==> design/flow/design.v <==
module pe_fc(
		input clk,
		input rst_n,
		input signed [7:0] data_i,
		input signed [7:0] weight_i,
		input signed [15:0] bias_i,
		input en,
		input bias_en,
		input flush,
		output reg signed [31:0] data_o
);
reg signed [15:0] mul;
reg signed [15:0] add;    
always @(posedge clk or negedge rst_n) begin
	if (!rst_n)
		mul <= 0;
	else 
		mul <= data_i * weight_i;
end
always @(*) begin
	if (en)
		add = mul;
	else if (bias_en)
		add = bias_i;
	else
		add = 0;
end
always @(posedge clk or negedge rst_n) begin
	if (!rst_n)
		data_o <= 0;
	else if (flush)
		data_o <= mul;
	else 
		data_o <= data_o + add;
end
endmodule
module fc_top(
	input wire clk,
	input wire rst_n,
	input wire valid_i,
	input wire [9*8-1:0] data_in,
	input wire [9*8-1:0] weight1,
	input wire [9*8-1:0] weight2,
	input wire [31:0] bias,
	output reg valid_o,
	output reg [7:0] data1_o,
	output reg [7:0] data2_o
);
parameter M0 = 4'd11;  
parameter n = 15;  
reg [9*8-1:0] weight1_inst;
reg [9*8-1:0] weight2_inst;
reg [32-1:0]  bias_inst;
wire signed [7:0] input_div [8:0];
wire signed [7:0] weight1_div [8:0];
wire signed [7:0] weight2_div [8:0];
wire signed [15:0] bias1;
wire signed [15:0] bias2;
reg       fc_en;
reg [3:0] cnt;
reg [5:0] num_cnt;
reg pe_en;
reg bias_en;
reg flush;
reg signed [7:0] pe_data;
reg signed [7:0] pe_weight1;
reg signed [7:0] pe_weight2;
wire signed [31:0] data_o_1,data_o_2;
reg signed [35:0] data_big_1, data_big_2;
genvar input_allo;
generate for (input_allo=0; input_allo<9; input_allo=input_allo+1)
	begin: INPUT_ALLOCATION
		assign input_div[input_allo] = data_in[(input_allo+1)*8 -1-:8];	
	end
endgenerate
genvar weight_allo;
generate for (weight_allo=0; weight_allo<9; weight_allo=weight_allo+1)
	begin: WEIGHT_ALLOCATION
		assign weight1_div[weight_allo] = weight1_inst[(weight_allo+1)*8 -1-:8];	
		assign weight2_div[weight_allo] = weight2_inst[(weight_allo+1)*8 -1-:8];	
	end
endgenerate
assign bias1 = bias_inst[15:0];
assign bias2 = bias_inst[31:16];
always @(posedge clk or negedge rst_n) begin
	if (!rst_n)
		weight1_inst <= 0;
	else if (valid_i)
		weight1_inst <= weight1;
end
always @(posedge clk or negedge rst_n) begin
	if (!rst_n)
		weight2_inst <= 0;
	else if (valid_i)
		weight2_inst <= weight2;
end
always @(posedge clk or negedge rst_n) begin
	if (!rst_n)
		bias_inst <= 0;
	else if (valid_i)
		bias_inst <= bias;
end
always @(posedge clk or negedge rst_n) begin
	if (!rst_n)
		fc_en <= 1'b0;
	else if (valid_i)
		fc_en <= 1'b1;
	else if (cnt == 4'd11)
		fc_en <= 1'b0;
end
always @(posedge clk or negedge rst_n) begin
	if (!rst_n)
		cnt <= 0;
	else if (cnt == 4'd12)
		cnt <= 0;
	else if (valid_i | fc_en)
		cnt <= cnt + 1'b1;
end
always @(posedge clk or negedge rst_n) begin
	if (!rst_n)
		num_cnt <= 0;
	else if (num_cnt == 6'd32 && valid_i)
		num_cnt <= 6'd1;
	else if (valid_i)
		num_cnt <= num_cnt + 1'b1;
end
always @(posedge clk or negedge rst_n) begin
	if (!rst_n)
		pe_en <= 1'b0;
	else if ((cnt>= 5'd1) && (cnt<= 5'd9))
		pe_en <= 1'b1;
	else 
		pe_en <= 1'b0;
end
always @(posedge clk or negedge rst_n) begin
	if (!rst_n)
		bias_en <= 1'b0;
	else if ((cnt== 5'd10) && (num_cnt == 6'd1))
		bias_en <= 1'b1;
	else 
		bias_en <= 1'b0;
end
always @(posedge clk or negedge rst_n) begin
	if (!rst_n)
		flush <= 1'b0;
	else if ((cnt== 5'd1) && (num_cnt == 6'd1))
		flush <= 1'b1;
	else 
		flush <= 1'b0;
end
always @(*) begin
	if ((cnt>= 5'd1) && (cnt<= 5'd9))
		pe_data = input_div[cnt-1];
	else
		pe_data = 0;
end
always @(*) begin
	if ((cnt>= 5'd1) && (cnt<= 5'd9))
		pe_weight1 = weight1_div[cnt-1];
	else
		pe_weight1 = 0;
end
always @(*) begin
	if ((cnt>= 5'd1) && (cnt<= 5'd9))
		pe_weight2 = weight2_div[cnt-1];
	else
		pe_weight2 = 0;
end
pe_fc u_pe_fc1(
	.clk(clk),
	.rst_n(rst_n),
	.data_i(pe_data),
	.weight_i(pe_weight1),
	.bias_i(bias1),
	.en(pe_en),
	.bias_en(bias_en),
	.flush(flush),
	.data_o(data_o_1)
);
pe_fc u_pe_fc2(
	.clk(clk),
	.rst_n(rst_n),
	.data_i(pe_data),
	.weight_i(pe_weight2),
	.bias_i(bias2),
	.en(pe_en),
	.bias_en(bias_en),
	.flush(flush),
	.data_o(data_o_2)
);
always @(posedge clk or negedge rst_n) begin
	if (!rst_n)
		data_big_1 <= 0;
	else
		data_big_1 <= data_o_1 * $signed({1'b0, M0});
end
always @(posedge clk or negedge rst_n) begin
	if (!rst_n)
		data_big_2 <= 0;
	else
		data_big_2 <= data_o_2 * $signed({1'b0, M0});
end
always@(posedge clk or negedge rst_n) begin  
	if(!rst_n)
		data1_o <= 0;
	else if((cnt== 5'd12) && (num_cnt == 6'd32)) begin
		if (data_big_1[35])
			data1_o <= (&data_big_1[35:22])?data_big_1[22:15]:8'h80;
		else 
			data1_o <= data_big_1[35:22]?8'h7f:data_big_1[22:15];
	end
end
always@(posedge clk or negedge rst_n) begin  
	if(!rst_n)
		data2_o <= 0;
	else if((cnt== 5'd12) && (num_cnt == 6'd32)) begin
		if (data_big_2[35])
			data2_o <= (&data_big_2[35:22])?data_big_2[22:15]:8'h80;
		else 
			data2_o <= data_big_2[35:22]?8'h7f:data_big_2[22:15];
	end
end
always@(posedge clk or negedge rst_n) begin
	if(!rst_n)
		valid_o <= 1'b0;
	else if (valid_o)
		valid_o <= 1'b0;
	else if ((cnt== 5'd12) && (num_cnt == 6'd32))
		valid_o <= 1'b1;
end
endmodule 
==> design/flow/run.sh <==
#!/bin/bash
# the make line also repeats each setting of config.mk as NAME=value (left out here)
make -C /OpenROAD-flow-scripts/flow DESIGN_CONFIG=/design/flow/config.mk WORK_HOME=/design/flow/orfs CLKGATE_MAP_FILE= finish
==> design/flow/config.mk <==
export PLATFORM = sky130hd
export DESIGN_NAME = fc_top
export DESIGN_NICKNAME = fc_top
export VERILOG_FILES = /design/flow/design.v
export SDC_FILE = /design/flow/constraint.sdc
export NUM_CORES = 4
export LEC_CHECK = 0
export ABC_AREA = 1
export CAP_MARGIN = 35
export CELL_PAD_IN_SITES_GLOBAL_PLACEMENT = 1
export CORE_ASPECT_RATIO = 1.24
export CORE_MARGIN = 8
export CORE_UTILIZATION = 64
export CTS_CLUSTER_DIAMETER = 252
export CTS_CLUSTER_SIZE = 57
export GPL_ROUTABILITY_DRIVEN = 0
export MIN_ROUTING_LAYER = met2
export PLACE_DENSITY_LB_ADDON = 0.08
export SLEW_MARGIN = 20
export TNS_END_PERCENT = 30
==> design/flow/constraint.sdc <==
create_clock -name core_clock -period 6.59 [get_ports {clk}]
set_input_delay 1.3180 -clock core_clock [delete_from_list [all_inputs] [get_ports {clk}]]
set_output_delay 1.3180 -clock core_clock [all_outputs]
set_load 0.01 [all_outputs]
==> results of run 1 <==
==> run notes, run 1 <==
Physical implementation.

- For reference, the top cells by area after synthesis are dfrtp_1 28%, nand2_1 16%, fa_1 11%.
- After synthesis the cells add up to 31110 um^2.
- The cell row count is about 90.
- The synthesized netlist was found by Yosys to have 4418 cells.
- The gate count of the mapped netlist is roughly 4400.
- The tool reported: "[ERROR FLW-0024] Place density exceeds 1.0 (current PLACE_DENSITY_LB_ADDON =  0.08). Please check if the value of  PLACE_DENSITY_LB_ADDON is between 0 and 0.99".
- The synthesized netlist has a Yosys-reported chip area of 31110 um^2.
- The sequential cell area fraction in the yosys report is 27.75%.
- The portion of netlist area occupied by mux cells is 0%.
- The total core area is 48310 um^2.
- The synthesis stat section lists a flop and latch total of about 350.
- The number of synthesis warnings is 2.
- Per the synthesis report, the adder-cell share of the synthesized area is 21.25%.
- Per the OpenROAD floorplan log, the width of the die is about 210 um.
- The portion of synthesized cell area occupied by the leading cell type is 27.75%.
- The area share of and/or/nand/nor cells after synthesis is approximately 29%.
- The die extent in y is 261.5 um.
- The distinct cell type count of the synthesized netlist is 42.
- The most common cell in the synthesized netlist is nand2_1.
- The fraction of registers with async set or reset after synthesis is 100.0%.
- The full die area is 55950 um^2.
- At floorplan, the net count of the design was reported as 5096.
- The leading area contributor after synthesis is dfrtp_1.
- Looking at the cell usage after synthesis, the top flip-flop cell is dfrtp_1.
- By count the netlist is led by 1358 x nand2_1, 812 x inv_1, 345 x dfrtp_1.
- The number of flops mapped to enable cells by yosys is 0.
- The terminating stage of the flow is global placement without I/O.
- The run stopped with a tool error.
- The share of the synthesized netlist area taken by xor and xnor gates is 2.196%.
- The floorplan core density is between 60% and 70%.
- The per-instance average area after synthesis is 7.041 um^2.
- The main logic family after synthesis is simple AND/OR/NAND/NOR gates.
- The synthesized netlist devotes 8.137% of its cell area to compound gates.
==> inputs of run 2 (changes only) <==
- CAP_MARGIN: 35 -> 20
- CELL_PAD_IN_SITES_GLOBAL_PLACEMENT: 1 -> unset
- CORE_ASPECT_RATIO: 1.24 -> unset
- CORE_MARGIN: 8 -> 2
- CORE_UTILIZATION: 64 -> 72
- CTS_CLUSTER_DIAMETER: 252 -> unset
- CTS_CLUSTER_SIZE: 57 -> 76
- GPL_ROUTABILITY_DRIVEN: 0 -> unset
- MIN_ROUTING_LAYER: met2 -> unset
- PLACE_DENSITY_LB_ADDON: 0.08 -> 0.28
- SETUP_SLACK_MARGIN: unset -> 0.11
- TNS_END_PERCENT: 30 -> unset
- clock period: 6.59 -> 6.99 ns (I/O delays scaled with it)
==> run 2 against run 1 <==
  * The run now finishes clean
  * Synthesized cell count stayed put
  * Synthesized area stayed put
  * Die area is 20% lower
==> run notes, run 2 <==
Item: results of the latest flow run.

- The area fraction in full adders, half adders and majority gates is 21.25% (unchanged).
- The launch point of the worst min-delay path is recorded as valid_o$_DFF_PN0_.
- The total negative setup slack is 0 ns.
- In this run the worst path has a maximum fanout of 26.
- The cell depth of the worst hold path is 1.
- The critical path's most frequent cell is inv_1.
- The post-synthesis instance area is 31110 um^2 (unchanged).
- The buffer depth of the longest clock path is 3.
- The number of hold buffers added after CTS was 0.
- For this design, the slowest cell found on the critical path is fa_1.
- The gate count of the mapped netlist is 4418 (unchanged).
- The pin slew with the least headroom to its limit is ~0.96 ns.
- Setup slack on the worst reg-to-reg path comes out at 0.45 ns.
- The register bit total from synthesis is 345 (unchanged).
- The number of antenna violations at the first check in global routing is 2.
- Setup repair after global routing left no endpoint under its margin.
- The portion of synthesized cell area occupied by the leading cell type is 27.75% (unchanged).
- For this design the top-level I/O count stands at around 270.
- The OpenROAD warning count is 43.
- The most repeated cell in the gate-level netlist after synthesis is nand2_1.
- The die extent in y is 211.9 um (-19%).
- Per the CTS log, the root buffer master is clkbuf_16.
- The total routing usage reported by global routing is a little over two fifths.
- The AND-OR/OR-AND share of the synthesized area was 8.137% (unchanged).
- The number of levels the H-tree was split into is 2.
- The worst-case clock skew is roughly 0.029 ns.
- Endpoints with negative setup slack in the final report add up to 0.
- The cell row count came to 76 (-16%).
- The finished cells cover 35870 um^2.
- The flow ran to the end and the layout has no timing, DRC or antenna violations.
- The standard cell area after detailed placement is 34250 um^2.
- The HPWL after detailed placement is slightly above 70 mm.
- According to the timing report, the data required time at the worst endpoint equals around 7.5 ns.
- For the worst flop-to-flop path, the logic depth is 29.
- The registers of the reported paths see a clock transition of 0.06 ns.
- The full die area is 44880 um^2 (-20%).
- The overall die width is 211.9 um (-0.99%).
- The number of buffers created by CTS is approximately 40.
- The number of flops mapped to enable cells by yosys is 0 (unchanged).
- The path length in cells of the critical path is 29.
- Summing over every cut layer, the via total after detailed routing is 30840.
- The floorplan core density is 72.53% (+8.1 points).
- The area added between synthesis and finish is 15.33%.
- The summed standard-cell area reported by yosys is 31110 um^2 (unchanged).
- The path with the worst hold slack has its endpoint at valid_o$_DFF_PN0_.
- For this run, the post-layout net count is between 5000 and 6000.
- The main logic family after synthesis is simple AND/OR/NAND/NOR gates.
- The number of nets with antenna violations after detailed routing is 0.
- The sequential cell area fraction in the yosys report is 27.75% (unchanged).
- The via count of the first global-routing pass is 30280.
- The total core area is 42890 um^2 (-11%).
- In this design, the largest share of critical-path delay is due to adder cells.
- The final max-slew violation count recorded for this run is 0.
- The maximum clock frequency is 152.8 MHz.
- In this design, the stage delay of the slowest critical-path cell is 0.52 ns.
- The startpoint identified for the worst register-to-register timing path is cnt[0]$_DFFE_PN0P_.
- The fraction of registers with async set or reset after synthesis was 100.0% (unchanged).
- The per-instance average area after synthesis is 7.041 um^2 (unchanged).
- The hold violation count in the final report is 0.
- The count of instantiated cells in the yosys netlist is 4418 (unchanged).
- The count of TritonRoute iterations in the first routing pass is 9.
- Dividing the final minimum period by the clock period gives roughly 94%.
- Among all flip-flop cells after synthesis, the most frequent one is dfrtp_1.
- The first global-routing pass estimated 150.2 mm of wire.
- The TritonCTS clock tree is yes.
- The number of synthesis warnings came to 2 (unchanged).
- Clock latency on the worst-skew pair, taken at its later pin, is 0.61 ns.
- The category of the worst setup path launch point is a register.
- The number of DRC markers after the initial detailed-route iteration is ~3000.
- The buffer and inverter count on the worst path is 7.
- Per the detail_route report, DRC violations left total 0.
- Recorded from the global router log, the overflow total was 0.
- The critical path in this run is classified as register to register.
- The maximum number of pins on one net before global-route repair is 147.
- The portion of netlist area occupied by mux cells is 0% (unchanged).
- The max-cap violation count is 0.
- The distinct cell type count of the synthesized netlist is 42 (unchanged).
- The class of the tightest hold or removal check is register to register.
- The share of the synthesized netlist area taken by xor and xnor gates is 2.196% (unchanged).
- The routed design shows a wire length per standard cell of about 18 um.
- The number of port buffers is 267.
- In the post-route report, total wirelength is listed as 94.67 mm.
- The category of the worst setup path capture point is a register.
- The commonest cells after synthesis are 1358 x nand2_1, 812 x inv_1, 345 x dfrtp_1.
- The worst-case max-slew headroom was logged as 35.86%.
- The mean number of vias per cell is 5.842.
- The endpoint of the worst register-to-register path is u_pe_fc1.mul[12]$_DFF_PN0_.
- The number of nets at floorplan is 5096 (unchanged).
- For the finished layout, the period the worst path requires is ~6.5 ns.
- The source of the critical timing path is cnt[0]$_DFFE_PN0P_.
- The routability-driven placement congestion ratio is 1.029.
- At the worst endpoint, the arrival time is 7.05 ns.
- The area share of and/or/nand/nor cells after synthesis is 29.17% (unchanged).
- Sorting the synthesized cells by area gives the leading types as dfrtp_1 28%, nand2_1 16%, fa_1 11%.
- The leading area contributor after synthesis is dfrtp_1.
- Counting every sink on the clock net gives 345.
- According to the timing report, the critical path is captured at u_pe_fc1.mul[12]$_DFF_PN0_.
run 2: what timing repair did:
action,4_1_cts,5_1_grt
setup endpoints to repair,0,6
resized,0,4
buffers inserted,0,7
run 2: final cells by class:
type | count | area, um^2
multi-input combinational | 3146 | 18930
clock buffer | 50 | 1109
fill | 2722 | 7013
sequential | 345 | 8633
clock inverter | 23 | 364.1
timing repair buffer | 302 | 3007
tap | 585 | 732.0
antenna | 3 | 7.507
inverter | 824 | 3095
run 2: metrics by stage:
stage               instances  setup WS, ns  utilization [%]  hold slack (ns)
floorplan                4418         1.508                -           0.4367
global placement         5192        0.6542            79.86           0.4124
detailed placement       5192        0.4061            79.86           0.4158
CTS                      5265        0.3973            83.29           0.4235
global route             5276        0.1378            83.64           0.4324
finish                   5278        0.4473            83.65           0.4245
run 2: metal layers:
metal  track usage, %  vias to the layer above  wire length, um
met5                0                        -                0
met2            70.84                     1783            44210
met4            29.55                        0             7677
met3            7.669                      503             8187
li1                 -                    14220                -
met1            49.96                    14330            34600
==> inputs of run 3 (changes only) <==
- ABC_AREA: 1 -> unset
- CORE_UTILIZATION: 72 -> 26
- CTS_CLUSTER_DIAMETER: unset -> 325
- CTS_CLUSTER_SIZE: 76 -> unset
- GPL_ROUTABILITY_DRIVEN: unset -> 0
- HOLD_SLACK_MARGIN: unset -> 0.15
- MIN_ROUTING_LAYER: unset -> met1
- PLACE_DENSITY_LB_ADDON: 0.28 -> 0.21
- SETUP_SLACK_MARGIN: 0.11 -> 1.18
- TNS_END_PERCENT: unset -> 35
- clock period: 6.99 -> 8.3 ns (I/O delays scaled with it)
==> run 3 against run 2 <==
  * Highest routed layer is now met5
  * Cell count fell by 13%
  * Sequential cell count did not move
  * Critical endpoint is now u_pe_fc2.mul[12]$_DFF_PN0_
  * Utilization fell by 52 points
==> run notes, run 3 <==
Item: results of the latest flow run.

- The per-instance average area after synthesis came to 9.621 um^2 (+37%).
- The number of antenna violations at the first check in global routing is 15 (+13).
- The kind of cell adding the most delay to the critical path is adder cells.
- The share of the synthesized netlist area taken by xor and xnor gates is 4.193% (+2.0 points).
- The quantity of hold-fixing buffers added after cts is 0 (unchanged).
- The leading area contributor after synthesis is dfrtp_1.
- The post-detailed-route wirelength per cell is 17.74 um (-1.1%).
- The count of TritonRoute iterations in the first routing pass is 7 (-2).
- Looking at the cell usage after synthesis, the top flip-flop cell is dfrtp_1.
- The data arrival time of the critical path came to 7.18 ns (+0.13 ns).
- The critical path class is register to register.
- The maximum number of pins on one net before global-route repair is 163 (+11%).
- The portion of the clock cycle consumed by the worst path in the final layout is 80.91% (-13 points).
- By area the synthesized netlist is led by dfrtp_1 31%, fa_1 12%, ha_1 11%.
- The cell sequence reported for the critical path is or3_1 > a41oi_2 > nor2b_4 > buf_4 > a22o_1 > a221o_1 > o21ai_1 > nor2_1 > fa_1 > inv_1 > fa_1 > inv_1 > fa_1 > inv_1 > fa_1 > inv_1 > ha_1 > o21ai_1 > a21boi_0 > o21ai_0 > a21boi_0 > o21ai_1 > nor2b_2 > xnor2_1.
- The area fraction in full adders, half adders and majority gates was 23.52% (+2.3 points).
- The final-stage net count is 3857 (-28%).
- The die extent in y is 332.8 um (+57%).
- The final worst hold slack was 0.4280 ns (+0.003513 ns).
- The AND-OR/OR-AND share of the synthesized area is 15.31% (+7.2 points).
- The gate count of the mapped netlist is 2922 (-34%).
- The maximum clock frequency is 148.9 MHz (-2.6%).
- The total half-perimeter wirelength after legalization and detailed placement came to 64.26 mm (-9.4%).
- The termination of the worst setup path is u_pe_fc2.mul[12]$_DFF_PN0_.
- The total routing usage reported by global routing is 14.81% (-28 points).
- The count of pins over their slew limit is 0 (unchanged).
- The portion of netlist area occupied by mux cells came to 7.597% (+7.6 points).
- The minimum clock period was 6.715 ns (+0.1725 ns).
- The endpoint of the worst register-to-register path is u_pe_fc2.mul[12]$_DFF_PN0_.
- Setup repair after global routing could not meet its margin everywhere.
- The worst setup slack after placement is 0.6108 ns (+0.2047 ns).
- The sum of overflow across all layers after global routing came to 0 (unchanged).
- The origin of the critical flop-to-flop path is cnt[3]$_DFFE_PN0P_.
- The number of port buffers came to 267 (unchanged).
- The capture endpoint of the worst hold path is valid_o$_DFF_PN0_.
- The number of DRC markers after the initial detailed-route iteration was 1068 (-64%).
- The cell row count was 120 (+58%).
- For this design, the slowest cell found on the critical path is fa_1.
- The number of cell instances on the worst register-to-register path was 24 (-17%).
- The path class of the tightest hold or removal check is register to register.
- The flow ran to the end and the layout has no timing, DRC or antenna violations.
- The fraction of registers with async set or reset after synthesis is 100.0% (unchanged).
- The OpenROAD warning count is 42 (-2.3%).
- The worst endpoint required time came to 8.76 ns (+1.27 ns).
- The summed standard-cell area reported by yosys is 28110 um^2 (-9.6%).
- The buffer and inverter count on the worst path was 5 (-2).
- The number of levels the H-tree was split into is 2 (unchanged).
- The logic area came to 17250 um^2 (-8.8%).
- The most repeated cell in the gate-level netlist after synthesis is inv_1.
- The worst-case clock skew was 0.02723 ns (-0.001741 ns).
- The number of flops mapped to enable cells by yosys is 0 (unchanged).
- The category of the worst setup path launch point is a register.
- The final core area utilization is 31.96% (-52 points).
- The worst setup slack for register-to-register paths is 1.58 ns (+1.14 ns).
- The post-synthesis instance area is 28110 um^2 (-9.6%).
- The total negative setup slack is 0 ns (unchanged).
- The worst setup path is captured at a register.
- The register cell area after layout came to 8641 um^2 (about the same).
- The delay of the slowest cell on the worst path is 0.53 ns (about the same).
- The path length in cells of the critical path is 24 (-17%).
- The total core area was 107200 um^2 (+150%).
- The number of nets with antenna violations after detailed routing is 0 (unchanged).
- The mean number of vias per cell is 4.642 (-21%).
- The first-pass GRT wire length is 129.9 mm (-14%).
- The via count of the first global-routing pass is 22390 (-26%).
- The number of buffers created by CTS is 47 (+18%).
- The area added between synthesis and finish is 21.86%.
- The relative max-transition margin is 23.74% (-12 points).
- The max-cap violation count is 0 (unchanged).
- The critical path starts at cnt[3]$_DFFE_PN0P_.
- The cell depth of the worst hold path is 1 (unchanged).
- The register bit total from synthesis is 345 (unchanged).
- The pin slew with the least headroom to its limit is 1.144 ns (+0.1818 ns).
- The number of synthesis warnings is 2 (unchanged).
- In the synthesized netlist, the cells that appear most often are 487 x inv_1, 345 x dfrtp_1, 258 x ha_1.
- The count of instantiated cells in the yosys netlist is 2922 (-34%).
- The tally of filler cells in the layout is 11260 (+310%).
- In this run the most critical hold path is launched from valid_o$_DFF_PN0_.
- The number of nets at floorplan came to 3600 (-29%).
- The portion of synthesized cell area occupied by the leading cell type was 30.71% (+3.0 points).
- The floorplan core density came to 26.22% (-46 points).
- The worst-case setup margin in the final layout is 1.585 ns (+1.138 ns).
- The total detailed-routing wirelength is 81.92 mm (-13%).
- The hold violation count in the final report is 0 (unchanged).
- The total I/O pin count is 268 (unchanged).
- The overall die width is 332.8 um (+57%).
- The sequential cell area fraction in the yosys report is 30.71% (+3.0 points).
- The number of endpoints failing setup at the final stage came to 0 (unchanged).
- The detailed-route DRC error count came to 0 (unchanged).
- The main logic family after synthesis is adder cells.
- TritonCTS built the clock tree.
- The highest fanout seen on the critical path is 12 (-54%).
- The number of vias after detailed routing is 21440 (-30%).
- The root buffer selected by CTS is clkbuf_16.
- The area share of and/or/nand/nor cells after synthesis is 10.37% (-19 points).
- The clock sink count is 345 (unchanged).
- The buffer depth of the longest clock path is 3 (unchanged).
- The clock-pin slew of the registers on the worst-case setup and hold paths came to 0.06 ns (about the same).
- The distinct cell type count of the synthesized netlist was 77 (+83%).
- The full die area is 110800 um^2 (+150%).
- The clock network latency to the later pin of the worst-skew pair is 0.61 ns (about the same).
-- run 3: metrics by stage --
step                instances  cell area (um^2)
floorplan                2922             28110
detailed placement       4521             32420
CTS                      4610             34160
global route             4614             34250
finish                   4618             34260
global placement         4521             32420
-- run 3: metal layers --
metal	track usage, %	share of wire, %
met5	0	0.21
met1	19.42	46
met4	4.072	2.6
met2	24.19	46
met3	3.656	5.9
-- run 3: timing repair --
action / in CTS / in global routing
buffers inserted: 8 / 4
gates resized: 12 / 24
endpoints found under the hold margin: 0 / 0
endpoints found under the setup margin: 9 / 10
pin swaps: 7 / 4
-- run 3: layout make-up --
cell class	count	share of cell area [%]
clock inverters	25	1.034
repair buffers	322	9.116
clock buffers	56	3.773
multi-input cells	1976	50.37
flip-flops and latches	345	25.22
diodes	4	0.02922
inverters	487	5.336
well taps	1403	5.124
==> inputs of run 4 (changes only) <==
- CORE_UTILIZATION: 26 -> 70
- CTS_CLUSTER_DIAMETER: 325 -> unset
- CTS_CLUSTER_SIZE: unset -> 30
- GPL_ROUTABILITY_DRIVEN: 0 -> unset
- HOLD_SLACK_MARGIN: 0.15 -> unset
- MAX_ROUTING_LAYER: unset -> met4
- MIN_ROUTING_LAYER: met1 -> unset
- PLACE_DENSITY_LB_ADDON: 0.21 -> 0.12
- SETUP_SLACK_MARGIN: 1.18 -> unset
- TNS_END_PERCENT: 35 -> unset
- clock period: 8.3 -> 7.12 ns (I/O delays scaled with it)
==> run 4 against run 3 <==
  * Still clean on timing, DRC and antenna
  * Global-route usage up 24 points
  * Via count up 7.6%
  * Utilization up 51 points
  * Cell area down 4.2%
  * Maximum frequency down 1.4%
  * Count of clock-buffer cells in the layout down 10
  * Synthesized cell count unchanged
  * Sequential share of layout area up 1.1 points
  * Die area down 62%
  * Sequential cell count unchanged
  * Critical path type unchanged
==> run notes, run 4 <==
Item: results of the latest flow run.

- The number of endpoints failing setup at the final stage is 0 (unchanged).
- The total detailed-routing wirelength came to 77.07 mm (-5.9%).
- The data arrival time of the critical path came to 7.28 ns (+0.10 ns).
- The maximum number of pins on one net before global-route repair is 156 (-4.3%).
- The worst setup slack after placement is -0.08192 ns (-0.6927 ns).
- The cell depth of the worst hold path was 1 (unchanged).
- The final-stage net count is 3853 (-0.10%).
- The number of levels the H-tree was split into is 2 (unchanged).
- The gate count of the mapped netlist is 2922 (unchanged).
- The count of instantiated cells in the yosys netlist is 2922 (unchanged).
- Per the timing report, the most critical flop-to-flop path finishes at u_pe_fc1.mul[14]$_DFF_PN0_.
- The area share of and/or/nand/nor cells after synthesis is 10.37% (unchanged).
- The worst-case clock skew is 0.02249 ns (-0.004733 ns).
- The cell row count is 73 (-39%).
- The pin slew with the least headroom to its limit is 1.019 ns (-0.1247 ns).
- The summed standard-cell area reported by yosys is 28110 um^2 (unchanged).
- The delay of the slowest cell on the worst path came to 0.54 ns (about the same).
- The main logic family after synthesis is adder cells.
- TritonCTS built the clock tree.
- The total routing usage reported by global routing came to 38.48% (+24 points).
- STA classifies the critical path endpoint as a register.
- After its last routability iteration, the placer logged a weighted congestion of 0.9827.
- The hold violation count in the final report is 0 (unchanged).
- The number of DRC markers after the initial detailed-route iteration is 1623 (+52%).
- The relative max-transition margin is 31.16% (+7.4 points).
- The first-pass GRT wire length came to 123.7 mm (-4.7%).
- The number of nets with antenna violations after detailed routing is 0 (unchanged).
- The category of the worst setup path launch point is a register.
- The area fraction in full adders, half adders and majority gates is 23.52% (unchanged).
- The synthesis report lists the most area-consuming cells as dfrtp_1 31%, fa_1 12%, ha_1 11%.
- The highest fanout seen on the critical path is 24 (+12).
- The total I/O pin count is 268 (unchanged).
- The number of buffers created by CTS came to 39 (-17%).
- The number of synthesis warnings is 2 (unchanged).
- The max-cap violation count came to 0 (unchanged).
- In this run the worst setup path terminates at u_pe_fc1.mul[14]$_DFF_PN0_.
- The count of pins over their slew limit is 0 (unchanged).
- The sum of overflow across all layers after global routing is 0 (unchanged).
- The worst-case setup margin in the final layout is 0.3068 ns (-1.278 ns).
- The tally of filler cells in the layout is 2379 (-79%).
- The count of TritonRoute iterations in the first routing pass was 7 (unchanged).
- Sorting the synthesized cells by how often they occur yields 487 x inv_1, 345 x dfrtp_1, 258 x ha_1.
- The kind of cell adding the most delay to the critical path is adder cells.
- The detailed-route DRC error count is 0 (unchanged).
- The final worst hold slack came to 0.4379 ns (+0.009908 ns).
- The total core area is 39730 um^2 (-63%).
- The buffer and inverter count on the worst path came to 6 (+1).
- The leading area contributor after synthesis is dfrtp_1.
- The startpoint identified for the worst hold timing path is valid_o$_DFF_PN0_.
- The mean number of vias per cell came to 6.174 (+33%).
- The die extent in y is 204.4 um (-39%).
- The path length in cells of the critical path is 26 (+8.3%).
- Looking at the reg2reg group, the worst path starts from cnt[1]$_DFFE_PN0P_.
- The setup path with the least slack is of type register to register.
- The OpenROAD warning count came to 41 (-2.4%).
- The most repeated cell in the gate-level netlist after synthesis is inv_1.
- The clock network latency to the later pin of the worst-skew pair is 0.58 ns (-0.03 ns).
- The flow ran to the end and the layout has no timing, DRC or antenna violations.
- Setup repair after global routing left no endpoint under its margin.
- The buffer depth of the longest clock path came to 3 (unchanged).
- The sequential cell area fraction in the yosys report came to 30.71% (unchanged).
- The total half-perimeter wirelength after legalization and detailed placement was 57.07 mm (-11%).
- The minimum clock period is 6.813 ns (+0.09799 ns).
- The timing report shows that the slowest cell on the worst path is fa_1.
- The logic area is 17210 um^2 (-0.28%).
- The number of antenna violations at the first check in global routing is 6 (-9).
- The register cell area after layout is 8637 um^2 (about the same).
- The fraction of registers with async set or reset after synthesis is 100.0% (unchanged).
- The number of vias after detailed routing was 23060 (+7.6%).
- The placed instance count is 3659 (-19%).
- The source of the critical timing path is cnt[1]$_DFFE_PN0P_.
- The AND-OR/OR-AND share of the synthesized area came to 15.31% (unchanged).
- The full die area is 41780 um^2 (-62%).
- The number of port buffers is 267 (unchanged).
- The number of cell instances on the worst register-to-register path is 26 (+8.3%).
- The post-route cell area is 32820 um^2 (-4.2%).
- The number of flops mapped to enable cells by yosys was 0 (unchanged).
- The overall die width is 204.4 um (-39%).
- The per-instance average area after synthesis is 9.621 um^2 (unchanged).
- The standard cell area after detailed placement is 31440 um^2 (-3.0%).
- The floorplan core density is 70.75% (+45 points).
- The distinct cell type count of the synthesized netlist was 77 (unchanged).
- The class of the tightest hold or removal check is register to register.
- The portion of the clock cycle consumed by the worst path in the final layout was 95.69% (+15 points).
- The portion of synthesized cell area occupied by the leading cell type is 30.71% (unchanged).
- The clock sink count is 345 (unchanged).
- The tree is rooted in a clkbuf_16.
- The post-detailed-route wirelength per cell came to 20.63 um (+16%).
- The post-synthesis instance area was 28110 um^2 (unchanged).
- The worst endpoint required time is 7.58 ns (-1.18 ns).
- The portion of netlist area occupied by mux cells is 7.597% (unchanged).
- The area added between synthesis and finish is 16.74%.
- The capture endpoint of the worst hold path is valid_o$_DFF_PN0_.
- The via count of the first global-routing pass was 24460 (+9.2%).
- The register bit total from synthesis is 345 (unchanged).
- The maximum clock frequency is 146.8 MHz (-1.4%).
- The final core area utilization was 82.60% (+51 points).
- The worst setup slack for register-to-register paths is 0.31 ns (-1.28 ns).
- In the synthesized netlist the dominant register cell turns out to be dfrtp_1.
- The clock-pin slew of the registers on the worst-case setup and hold paths is 0.06 ns (about the same).
- The share of the synthesized netlist area taken by xor and xnor gates is 4.193% (unchanged).
- The number of nets at floorplan was 3600 (unchanged).
- The final instance count without filler cells is 3735 (-19%).
==> run 4: per-layer routing <==
| layer | GRT usage [%] | vias to the layer above | part of all wire [%] |
|---|---|---|---|
| met1 | 43.32 | 11220 | 38 |
| met3 | 6.441 | 295 | 6.2 |
| li1 | - | 10530 | - |
| met2 | 66.19 | 1015 | 51 |
| met5 | - | - | 0 |
| met4 | 19.51 | 0 | 5.5 |
==> run 4: cell type report <==
type | count | area share [%]
Multi-Input combinational cell | 1976 | 52.43
Timing Repair Buffer | 326 | 9.699
Sequential cell | 345 | 26.32
Clock inverter | 24 | 0.7587
Inverter | 487 | 5.570
Tap cell | 525 | 2.002
Clock buffer | 46 | 3.176
Antenna cell | 6 | 0.04575
==> run 4: stage by stage <==
| stage | TNS [ns] |
|---|---|
| 2_1_floorplan | 0 |
| 3_3_place_gp | 0 |
| 3_5_place_dp | -0.08381 |
| 4_1_cts | 0 |
| 5_1_grt | 0 |
| 6_report | 0 |
==> run 4: timing repair <==
action	CTS	global route
buffers inserted	0	0
gates resized	0	21
hold buffers	0	0
endpoints found under the setup margin	0	10
hold endpoints to repair	0	0
==> inputs of run 5 (changes only) <==
- ABC_AREA: unset -> 1
- CORE_ASPECT_RATIO: unset -> 0.5
- CORE_UTILIZATION: 70 -> 69
- CTS_CLUSTER_DIAMETER: unset -> 354
- CTS_CLUSTER_SIZE: 30 -> 99
- HOLD_SLACK_MARGIN: unset -> 0.27
- MAX_ROUTING_LAYER: met4 -> unset
- PLACE_DENSITY: unset -> 0.39
- PLACE_DENSITY_LB_ADDON: 0.12 -> unset
- SETUP_SLACK_MARGIN: unset -> 0.86
- TNS_END_PERCENT: unset -> 10
- clock period: 7.12 -> 2.95 ns (I/O delays scaled with it)
==> run 5 against run 4 <==
  * The flow now stops in global routing
  * Die area increased by 12%
  * Synthesized cell count rose by 51%
  * Synthesized area grew 11%
==> run notes, run 5 <==
Physical implementation.

- The run stopped with a tool error.
- Progress stopped at global routing.
- The distinct cell type count of the synthesized netlist came to 42 (-45%).
- The share of the synthesized netlist area taken by xor and xnor gates was 2.196% (-2.0 points).
- The area fraction in full adders, half adders and majority gates is 21.25% (-2.3 points).
- The area share of and/or/nand/nor cells after synthesis came to 29.17% (+19 points).
- The routability-driven placement congestion ratio is 1.071 (+9.0%).
- The overall die width is 304.3 um (+49%).
- The gate count of the mapped netlist is 4418 (+51%).
- Per the synthesis report, the dominant area consumer among library cells is dfrtp_1.
- The most repeated cell in the gate-level netlist after synthesis is nand2_1.
- The clock sink count is 345 (unchanged).
- The buffer depth of the longest clock path is 3 (unchanged).
- The register bit total from synthesis is 345 (unchanged).
- The fraction of registers with async set or reset after synthesis is 100.0% (unchanged).
- The post-synthesis instance area is 31110 um^2 (+11%).
- The floorplan core density was 70.61% (-0.14 points).
- The portion of netlist area occupied by mux cells is 0% (-7.6 points).
- The number of nets at floorplan is 5096 (+42%).
- The total core area is 44050 um^2 (+11%).
- The AND-OR/OR-AND share of the synthesized area is 8.137% (-7.2 points).
- The placed instance count was 5456 (+49%).
- The die extent in y came to 154.1 um (-25%).
- The summed standard-cell area reported by yosys is 31110 um^2 (+11%).
- The number of buffers created by CTS is 7 (-82%).
- The number of port buffers is 267 (unchanged).
- The portion of synthesized cell area occupied by the leading cell type was 27.75% (-3.0 points).
- The number of synthesis warnings was 2 (unchanged).
- For reference, the top logic cell family by area is simple AND/OR/NAND/NOR gates.
- The sequential cell area fraction in the yosys report is 27.75% (-3.0 points).
- The total half-perimeter wirelength after legalization and detailed placement is 77.60 mm (+36%).
- Looking at the clock tree report, the root buffer type is clkbuf_16.
- The per-instance average area after synthesis is 7.041 um^2 (-27%).
- The number of levels the H-tree was split into is 1 (-1).
- Ranked by instance count, the synthesized netlist is headed by 1358 x nand2_1, 812 x inv_1, 345 x dfrtp_1.
- Post-synth the commonest register cell is dfrtp_1.
- The full die area is 46900 um^2 (+12%).
- The number of flops mapped to enable cells by yosys is 0 (unchanged).
- The count of instantiated cells in the yosys netlist came to 4418 (+51%).
- The total I/O pin count is 268 (unchanged).
- The cell row count is 54 (-26%).
- Yosys attributes the largest share of cell area to dfrtp_1 28%, nand2_1 16%, fa_1 11%.
run 5: repair_timing:
item | in CTS
gates resized | 460
setup buffers | 33
hold buffers | 1
hold endpoints to repair | 70
cloned | 1
endpoints found under the setup margin | 148
pin swaps | 144
run 5: per-stage QoR:
step | utilization (%) | instance area, um^2 | setup slack (ns)
after floorplan | - | 31470 | -2.140
after global placement | 83.66 | 36850 | -2.398
after detailed placement | 83.66 | 36850 | -2.554
after CTS | 89.21 | 39300 | -2.263
==> inputs of run 6 (changes only) <==
- ABC_AREA: 1 -> unset
- CORE_ASPECT_RATIO: 0.5 -> 1.03
- CORE_MARGIN: 2 -> 10
- CORE_UTILIZATION: 69 -> 34
- CTS_CLUSTER_DIAMETER: 354 -> unset
- CTS_CLUSTER_SIZE: 99 -> unset
- GPL_ROUTABILITY_DRIVEN: unset -> 0
- GPL_TIMING_DRIVEN: unset -> 1
- HOLD_SLACK_MARGIN: 0.27 -> unset
- MAX_ROUTING_LAYER: unset -> met5
- PLACE_DENSITY: 0.39 -> unset
- PLACE_DENSITY_LB_ADDON: unset -> 0.22
- SETUP_SLACK_MARGIN: 0.86 -> -0.12
- SLEW_MARGIN: 20 -> 35
- TNS_END_PERCENT: 10 -> unset
- clock period: 2.95 -> 6.26 ns (I/O delays scaled with it)
==> run 6 against run 5 <==
  * The run now finishes clean
  * Synthesized area is 9.6% lower
  * Die area is 100% higher
  * Synthesized cell count is 34% lower
==> run notes, run 6 <==
Item: results of the latest flow run.

- The per-instance average area after synthesis is 9.621 um^2 (+37%).
- The launch point of the worst min-delay path is recorded as valid_o$_DFF_PN0_.
- The number of DRC markers after the initial detailed-route iteration is 1120.
- The run finished with no timing, DRC or antenna violations.
- The data arrival time of the critical path is 6.60 ns.
- The tally of filler cells in the layout is about 8000.
- The buffer and inverter count on the worst path is 9.
- The area fraction in full adders, half adders and majority gates is 23.52% (+2.3 points).
- The buffer depth of the longest clock path came to 3 (unchanged).
- The number of port buffers is 267 (unchanged).
- The clock sink count is 345 (unchanged).
- The number of synthesis warnings came to 2 (unchanged).
- The critical path class is register to register.
- Checking hold timing, the worst path is listed with class register to register.
- The share of the synthesized netlist area taken by xor and xnor gates is 4.193% (+2.0 points).
- The maximum clock frequency is 162.7 MHz.
- The full die area is 94580 um^2 (+100%).
- The total core area is 81570 um^2 (+85%).
- The fraction of registers with async set or reset after synthesis was 100.0% (unchanged).
- The end-of-flow timing check tallies setup violations at 0.
- The TritonCTS clock tree is yes.
- In this run the tools logged warnings totalling 45.
- The pin slew with the least headroom to its limit is between 0.9 and 1 ns.
- The origin of the critical flop-to-flop path is cnt[0]$_DFFE_PN0P_.
- The number of flops mapped to enable cells by yosys is 0 (unchanged).
- The number of buffers created by CTS was 44 (+37).
- Counting pins that exceed their max-slew limit in the final report gives 0.
- The clock network latency to the later pin of the worst-skew pair is 0.58 ns.
- The area share of and/or/nand/nor cells after synthesis was 10.37% (-19 points).
- The floorplan core density is 34.47% (-36 points).
- The portion of netlist area occupied by mux cells is 7.597% (+7.6 points).
- The number of nets with antenna violations after detailed routing is 0.
- The number of antenna violations at the first check in global routing is 17.
- The post-detailed-route wirelength per cell is 17.38 um.
- The most repeated cell in the gate-level netlist after synthesis is inv_1.
- The maximum number of pins on one net before global-route repair is 156.
- The AND-OR/OR-AND share of the synthesized area came to 15.31% (+7.2 points).
- The count of instantiated cells in the yosys netlist came to 2922 (-34%).
- The sequential cell area fraction in the yosys report came to 30.71% (+3.0 points).
- The gate count of the mapped netlist is 2922 (-34%).
- The total detailed-routing wirelength is 77.66 mm.
- The timing report attributes the biggest portion of critical-path delay to adder cells.
- The minimum clock period is 6.148 ns.
- In this run the worst setup path begins at cnt[0]$_DFFE_PN0P_.
- The largest total area in the synthesized netlist belongs to dfrtp_1.
- The highest fanout seen on the critical path is 10.
- The summed standard-cell area reported by yosys is 28110 um^2 (-9.6%).
- The post-synthesis instance area is 28110 um^2 (-9.6%).
- For this block, the via count after detailed routing is between 20000 and 25000.
- The sum of overflow across all layers after global routing is 0.
- The sequential cells in the finished layout cover a total of 8637 um^2.
- The number of maximum-capacitance violations recorded for the run is 0.
- In the routed layout, each cell is associated on average with a via count of just under 5.
- The count of TritonRoute iterations in the first routing pass is 5.
- The total I/O pin count is 268 (unchanged).
- The portion of the clock cycle consumed by the worst path in the final layout is a little over nine tenths.
- In the final layout, the multi-input gates occupy between 15000 and 20000 um^2.
- In the synthesized netlist the dominant register cell turns out to be dfrtp_1.
- The worst path meets setup with around 0.11 ns of slack.
- The overall die width is 303.3 um (-0.31%).
- The worst endpoint required time is 6.71 ns.
- The root buffer selected by CTS is clkbuf_16.
- The detailed-route DRC error count is 0.
- The worst setup slack after placement is -0.7391 ns (+1.815 ns).
- The via count of the first global-routing pass is 22850.
- The worst setup slack for register-to-register paths is about 0.11 ns.
- Ranked by total cell area, the synthesized netlist is headed by dfrtp_1 31%, fa_1 12%, ha_1 11%.
- The first-pass GRT wire length is 123.9 mm.
- STA classifies the critical path endpoint as a register.
- The termination of the worst setup path is u_pe_fc2.mul[15]$_DFF_PN0_.
- In this design, the critical path's most frequently occurring cell is fa_1.
- The number of levels the H-tree was split into is 2 (+1).
- The distinct cell type count of the synthesized netlist was 77 (+83%).
- After synthesis, the largest family of logic cells by area is adder cells.
- After clock tree synthesis, the clock-pin slew on the worst setup and hold paths is 0.06 ns.
- According to the finish report, the design has a final net count of 4029.
- For the worst reg-to-reg path, the endpoint reported by OpenROAD is u_pe_fc2.mul[15]$_DFF_PN0_.
- The cell depth of the worst hold path is 1.
- The area added between synthesis and finish is 25.97%.
- The number of nets at floorplan is 3600 (-29%).
- The worst register-to-register path has a depth of 27.
- The die extent in y is 311.8 um (+100%).
- The total routing usage reported by global routing is 16.22%.
- The timing report gives the biggest stage delay along the critical path as 0.50 ns.
- The total half-perimeter wirelength after legalization and detailed placement is 61.93 mm (-20%).
- The hold violation count in the final report is 0.
- The final core area utilization is 43.41%.
- The relative max-transition margin is 36.49%.
- The portion of synthesized cell area occupied by the leading cell type was 30.71% (+3.0 points).
- Between clock sinks in the finished design, the worst skew comes to approximately 0.025 ns.
- The cell row count is 106 (+96%).
- For reference, the top cells by count after synthesis are 487 x inv_1, 345 x dfrtp_1, 258 x ha_1.
- The register bit total from synthesis is 345 (unchanged).
- The final layout reports a setup TNS of 0 ns.
- The category of the worst setup path launch point is a register.
- The endpoint of the worst hold path is reported as valid_o$_DFF_PN0_.
- The cell type of the slowest stage on the worst timing path is fa_1.
- The timing report lists the critical path depth as 27 cells.
## run 6: stage by stage
step,cells,hold slack [ns],instance area [um^2]
global placement,4376,0.4142,33490
CTS,4457,0.4192,35080
finish,4468,0.4170,35410
detailed placement,4376,0.4121,33500
global route,4463,0.4277,35400
floorplan,2922,0.4498,28110
## run 6: metal layers
| layer | routed length, um | global-route usage (%) | vias to the layer above |
|---|---|---|---|
| li1 | - | - | 10910 |
| met1 | 34320 | 20.42 | 10540 |
| met2 | 36390 | 27.09 | 488 |
| met3 | 5135 | 4.608 | 109 |
| met4 | 1654 | 3.693 | 24 |
| met5 | 163 | 0 | - |
## run 6: repair_timing
action / CTS / global route
pin swaps: 3 / 28
resized: 18 / 63
hold buffers: 0 / 0
gates cloned: 0 / 0
setup endpoints to repair: 9 / 12
setup buffers: 3 / 7
## run 6: cell type report
| type | count | share of cell area [%] |
|---|---|---|
| tap | 1080 | 3.816 |
| antenna | 5 | 0.03533 |
| inverter | 487 | 5.162 |
| clock buffer | 64 | 3.696 |
| timing repair buffer | 497 | 13.06 |
| sequential | 345 | 24.39 |
| multi-input combinational | 1976 | 49.29 |
| clock inverter | 14 | 0.5583 |
==> inputs of run 7 (changes only) <==
- ABC_AREA: unset -> 1
- CAP_MARGIN: 20 -> 25
- CORE_ASPECT_RATIO: 1.03 -> 1.12
- CORE_MARGIN: 10 -> 2
- CORE_UTILIZATION: 34 -> 26
- CTS_CLUSTER_DIAMETER: unset -> 61
- CTS_CLUSTER_SIZE: unset -> 66
- GPL_ROUTABILITY_DRIVEN: 0 -> unset
- GPL_TIMING_DRIVEN: 1 -> 0
- MAX_ROUTING_LAYER: met5 -> met4
- MIN_ROUTING_LAYER: unset -> met2
- PLACE_DENSITY: unset -> 0.49
- PLACE_DENSITY_LB_ADDON: 0.22 -> unset
- SETUP_SLACK_MARGIN: -0.12 -> 0.54
- SLEW_MARGIN: 35 -> 30
- TNS_END_PERCENT: unset -> 85
- clock period: 6.26 -> 12.4 ns (I/O delays scaled with it)
==> run 7 against run 6 <==
  * First-iteration DRC count went up to 5.8 times the previous value
  * Utilization is 12 points lower
  * Global-route usage is 15 points higher
  * Die area is 29% higher
  * Sequential cell count stayed put
==> run notes, run 7 <==
Item: results of the latest flow run.

- The source of the critical timing path is data_in[14].
- The sequential cell area fraction in the yosys report was 27.75% (-3.0 points).
- The kind of cell adding the most delay to the critical path is adder cells.
- STA classifies the critical path startpoint as a primary input.
- The number of buffers created by CTS came to 48 (+9.1%).
- The gate count of the mapped netlist came to 4418 (+51%).
- The AND-OR/OR-AND share of the synthesized area is 8.137% (-7.2 points).
- The root buffer cell chosen for the clock tree is clkbuf_16.
- The total core area was 118900 um^2 (+46%).
- The floorplan core density is 26.17% (-8.3 points).
- The OpenROAD warning count came to 35 (-22%).
- The total half-perimeter wirelength after legalization and detailed placement is 95.61 mm (+54%).
- The relative max-transition margin is 30.14% (-6.3 points).
- The post-route cell area was 37600 um^2 (+6.2%).
- The sum of overflow across all layers after global routing is 0 (unchanged).
- The run finished with no timing, DRC or antenna violations.
- The highest fanout seen on the critical path is 10 (unchanged).
- The portion of synthesized cell area occupied by the leading cell type was 27.75% (-3.0 points).
- The clock sink count is 345 (unchanged).
- The per-instance average area after synthesis is 7.041 um^2 (-27%).
- The biggest area contributor in the post-synthesis netlist is dfrtp_1.
- The buffer depth of the longest clock path is 3 (unchanged).
- In the synthesized netlist the dominant register cell turns out to be dfrtp_1.
- The count of pins over their slew limit is 0 (unchanged).
- The max-cap violation count came to 0 (unchanged).
- The number of levels the H-tree was split into is 2 (unchanged).
- The final-stage net count was 5418 (+34%).
- The number of vias after detailed routing is 41200 (+87%).
- The number of flops mapped to enable cells by yosys is 0 (unchanged).
- The post-detailed-route wirelength per cell was 19.14 um (+10%).
- The number of setup buffers added after CTS came to 0 (-3).
- The clock network latency to the later pin of the worst-skew pair is 0.67 ns (+0.09 ns).
- The detailed-route DRC error count is 0 (unchanged).
- The total detailed-routing wirelength is 121.6 mm (+57%).
- The summed standard-cell area reported by yosys is 31110 um^2 (+11%).
- The worst endpoint required time is 12.95 ns (+6.24 ns).
- The clock-pin slew of the registers on the worst-case setup and hold paths is 0.06 ns (about the same).
- The first-pass GRT wire length was 182.0 mm (+47%).
- The cell row count is 134 (+26%).
- The post-synthesis instance area came to 31110 um^2 (+11%).
- The total routing usage reported by global routing is 31.18% (+15 points).
- The path length in cells of the critical path was 25 (-7.4%).
- The distinct cell type count of the synthesized netlist is 42 (-45%).
- The maximum clock frequency is 134.1 MHz.
- The hold violation count in the final report came to 0 (unchanged).
- Per STA, the endpoint of the critical path is u_pe_fc1.mul[15]$_DFF_PN0_.
- The maximum number of pins on one net before global-route repair is 78 (-50%).
- The number of cells upsized or downsized after cts came to 0 (-18).
- The count of TritonRoute iterations in the first routing pass was 10 (+5).
- The cell type of the slowest stage on the worst timing path is nor2_1.
- The TritonCTS clock tree is yes.
- The full die area is 122400 um^2 (+29%).
- The area share of and/or/nand/nor cells after synthesis is 29.17% (+19 points).
- The startpoint of the lowest-slack hold path is valid_o$_DFF_PN0_.
- The via count of the first global-routing pass is 45430 (+99%).
- The critical path class is primary input to register.
- The total I/O pin count is 268 (unchanged).
- The buffer and inverter count on the worst path came to 8 (-1).
- By count the netlist is led by 1358 x nand2_1, 812 x inv_1, 345 x dfrtp_1.
- The number of nets with antenna violations after detailed routing is 0 (unchanged).
- The number of cell instances on the worst register-to-register path is 25 (-7.4%).
- The final core area utilization is 31.63% (-12 points).
- The worst-case clock skew came to 0.03856 ns (+0.01319 ns).
- The routability-driven placement congestion ratio is around 0.95.
- The delay of the slowest cell on the worst path came to 0.77 ns (+0.27 ns).
- The overall die width is 330.8 um (+9.1%).
- The mean number of vias per cell came to 6.485 (+31%).
- The number of synthesis warnings is 2 (unchanged).
- The area fraction in full adders, half adders and majority gates is 21.25% (-2.3 points).
- The class of the tightest hold or removal check is register to register.
- STA lists the endpoint of the worst register-to-register path as u_pe_fc1.mul[15]$_DFF_PN0_.
- The die extent in y is 370.1 um (+19%).
- The main logic family after synthesis is simple AND/OR/NAND/NOR gates.
- The final worst hold slack is 0.4163 ns (-0.0007200 ns).
- The pin slew with the least headroom to its limit is 1.048 ns (+0.09524 ns).
- The placed instance count is 6254 (+43%).
- The number of DRC markers after the initial detailed-route iteration is 6475 (+480%).
- The share of the synthesized netlist area taken by xor and xnor gates is 2.196% (-2.0 points).
- The flow measured a signed area growth from synthesis to layout of 20.87%.
- The most repeated cell in the gate-level netlist after synthesis is nand2_1.
- The portion of the clock cycle consumed by the worst path in the final layout is 60.16% (-38 points).
- The quantity of hold-fixing buffers added after cts is 0 (unchanged).
- The number of nets at floorplan is 5096 (+42%).
- The origin of the critical flop-to-flop path is cnt[0]$_DFFE_PN0P_.
- The number of endpoints failing setup at the final stage came to 0 (unchanged).
- In the hold report, the worst path ends at valid_o$_DFF_PN0_.
- Subtracting the final worst setup slack from the clock period gives 7.460 ns.
- The data arrival time of the critical path is 8.01 ns (+1.41 ns).
- The portion of netlist area occupied by mux cells is 0% (-7.6 points).
- The worst setup slack for register-to-register paths came to 4.96 ns (+4.85 ns).
- The register bit total from synthesis is 345 (unchanged).
- The standard cell area after detailed placement is 35900 um^2 (+7.2%).
- Setup repair after global routing left no endpoint under its margin.
- The count of instantiated cells in the yosys netlist is 4418 (+51%).
- The number of port buffers is 267 (unchanged).
- The fraction of registers with async set or reset after synthesis is 100.0% (unchanged).
- The number of antenna violations at the first check in global routing came to 0 (-17).
- The main area contributors are dfrtp_1 28%, nand2_1 16%, fa_1 11%.
- The critical path's most frequent cell is inv_1.
- The final instance count without filler cells is 6352 (+42%).
- The category of the worst setup path capture point is a register.
- The cell depth of the worst hold path came to 1 (unchanged).
## run 7: per-stage QoR
| step | worst slack (ns) | TNS, ns |
|---|---|---|
| final | 4.940 | 0 |
| after global routing | 4.583 | 0 |
| after CTS | 5.243 | 0 |
| after detailed placement | 4.643 | 0 |
| after global placement | -8.119 | -2762.18 |
| after floorplan | 5.918 | 0 |
## run 7: layout make-up
class / count / area, um^2
multi-input cells: 3145 / 18920
well taps: 1564 / 1957
diodes: 10 / 25.02
fillers: 13030 / 81270
plain buffers: 104 / 484.2
inverters: 824 / 3093
clock buffers: 52 / 1267
flip-flops and latches: 345 / 8633
repair buffers: 272 / 2815
clock inverters: 36 / 399.1
## run 7: per-layer routing
metal / up-vias / routed length [um] / global-route usage [%]
li1: 14300 / - / -
met5: - / 0 / -
met4: 0 / 11420 / 5.935
met1: 15110 / 0 / -
met3: 1001 / 48470 / 39.80
met2: 10780 / 61680 / 36.36
==> inputs of run 8 (changes only) <==
- ABC_AREA: 1 -> unset
- CAP_MARGIN: 25 -> 20
- CORE_ASPECT_RATIO: 1.12 -> unset
- CORE_UTILIZATION: 26 -> 57
- CTS_CLUSTER_DIAMETER: 61 -> unset
- CTS_CLUSTER_SIZE: 66 -> unset
- GPL_TIMING_DRIVEN: 0 -> unset
- MAX_ROUTING_LAYER: met4 -> unset
- MIN_ROUTING_LAYER: met2 -> unset
- PLACE_DENSITY: 0.49 -> unset
- SETUP_SLACK_MARGIN: 0.54 -> -0.47
- SLEW_MARGIN: 30 -> 20
- TNS_END_PERCENT: 85 -> unset
- clock period: 12.4 -> 4.76 ns (I/O delays scaled with it)
==> run 8 against run 7 <==
  * Now fails the layout checks on setup timing
  * Register-to-register slack worse by 6.3 ns
  * Utilization up 43 points
  * Setup slack worse by 6.3 ns
  * Non-clock buffer count up 226
  * Cell area down 3.0%
  * Sequential cell count stayed put
  * Cell count decreased by 35%
  * Critical path depth rose by 3
  * Largest cell class unchanged
==> run notes, run 8 <==
Item: results of the latest flow run.

- The flow ran to the end, but the layout failed its checks.
- Failing layout checks were recorded as setup timing.
- The met2 usage in global routing is 55.17% (+19 points).
- The number of antenna violations at the first check in global routing is 6 (+6).
- The number of DRC markers after the initial detailed-route iteration is 1230 (-81%).
- The worst setup slack after placement is -1.735 ns (-6.378 ns).
- The primary flip-flop cell chosen by synthesis mapping is dfrtp_1.
- The source of the critical timing path is cnt[0]$_DFFE_PN0P_.
- The cell type of the slowest stage on the worst timing path is fa_1.
- The final-stage net count was 4132 (-24%).
- The number of port buffers is 267 (unchanged).
- The area share of and/or/nand/nor cells after synthesis is 10.37% (-19 points).
- The final worst hold slack is 0.4331 ns (+0.01685 ns).
- The number of cell instances on the worst register-to-register path is 28 (+12%).
- The total routing usage reported by global routing is 31.02% (-0.16 points).
- The number of vias after detailed routing came to 23500 (-43%).
- For reference, the critical path is captured by u_pe_fc2.mul[14]$_DFF_PN0_.
- Sorting the synthesized cells by how often they occur yields 487 x inv_1, 345 x dfrtp_1, 258 x ha_1.
- The buffer and inverter count on the worst path came to 9 (+1).
- The gate count of the mapped netlist is 2922 (-34%).
- The count of instantiated cells in the yosys netlist is 2922 (-34%).
- The register bit total from synthesis came to 345 (unchanged).
- The number of endpoints failing setup at the final stage came to 22 (+22).
- The fraction of registers with async set or reset after synthesis was 100.0% (unchanged).
- The count of pins over their slew limit is 0 (unchanged).
- The via count of the first global-routing pass is 24650 (-46%).
- The delay of the slowest cell on the worst path was 0.56 ns (-0.21 ns).
- The worst setup slack for register-to-register paths is -1.34 ns (-6.30 ns).
- The data arrival time of the critical path is 6.59 ns (-1.42 ns).
- The floorplan core density came to 57.55% (+31 points).
- The mean number of vias per cell was 5.653 (-13%).
- The share of the synthesized netlist area taken by xor and xnor gates is 4.193% (+2.0 points).
- The area fraction in full adders, half adders and majority gates came to 23.52% (+2.3 points).
- The clock-pin slew of the registers on the worst-case setup and hold paths is 0.06 ns (about the same).
- Ranked by total cell area, the synthesized netlist is headed by dfrtp_1 31%, fa_1 12%, ha_1 11%.
- Global route summary, busiest routing layer listed as met2.
- The maximum number of pins on one net before global-route repair is 118 (+51%).
- The met1 usage in global routing was 37.96% (+38 points).
- The met3 track demand over resource is 5.360% (-34 points).
- The tally of filler cells in the layout was 3543 (-73%).
- The pin slew with the least headroom to its limit is 1.054 ns (+0.006310 ns).
- The total half-perimeter wirelength after legalization and detailed placement is 60.19 mm (-37%).
- The minimum clock period is 6.101 ns.
- The clock sink count is 345 (unchanged).
- The full die area is 51110 um^2 (-58%).
- The clock network latency to the later pin of the worst-skew pair is 0.59 ns (-0.08 ns).
- The portion of synthesized cell area occupied by the leading cell type is 30.71% (+3.0 points).
- The number of flops mapped to enable cells by yosys is 0 (unchanged).
- The worst-case setup margin in the final layout was -1.341 ns (-6.282 ns).
- The summed standard-cell area reported by yosys is 28110 um^2 (-9.6%).
- The quantity of hold-fixing buffers added after cts came to 0 (unchanged).
- The sequential cell area fraction in the yosys report was 30.71% (+3.0 points).
- The routability-driven placement congestion ratio is 0.9143 (-3.8%).
- The path length in cells of the critical path is 28 (+12%).
- The number of synthesis warnings is 2 (unchanged).
- The number of levels the H-tree was split into was 2 (unchanged).
- Between the synthesized netlist and the finished layout, the area growth was recorded as 29.69%.
- Per the timing report, the most critical flop-to-flop path originates at cnt[0]$_DFFE_PN0P_.
- The flow reports an fmax of 163.9 MHz.
- The count of TritonRoute iterations in the first routing pass is 5 (-5).
- The portion of netlist area occupied by mux cells came to 7.597% (+7.6 points).
[run 8: stage by stage]
step | instances | setup TNS [ns] | area (um^2)
2_1_floorplan | 2922 | -10.26 | 28320
3_3_place_gp | 3987 | -25.01 | 33310
3_5_place_dp | 3987 | -27.46 | 33310
4_1_cts | 4129 | -21.06 | 35750
5_1_grt | 4153 | -25.94 | 36450
6_report | 4157 | -21.85 | 36460
[run 8: layout make-up]
class                           instances  area, um^2  share of cell area (%)
Multi-Input combinational cell       1976       18140                   49.76
Sequential cell                       345        8637                   23.69
Timing Repair Buffer                  602        5553                   15.23
Inverter                              487        1834                   5.031
Clock buffer                           55        1150                   3.154
Tap cell                              664       830.8                   2.279
Clock inverter                         22       297.8                  0.8168
Antenna cell                            6       15.01                 0.04118
[run 8: timing repair]
item	in CTS	in global routing
buffers inserted	71	29
pin swaps	69	82
setup endpoints to repair	21	22
gates resized	122	113
[run 8: per-layer routing]
metal | vias up | share of wire (%)
met3 | 167 | 5.7
met1 | 11590 | 40
li1 | 11120 | -
met2 | 628 | 51
met4 | 4 | 3.3
met5 | - | 0.034
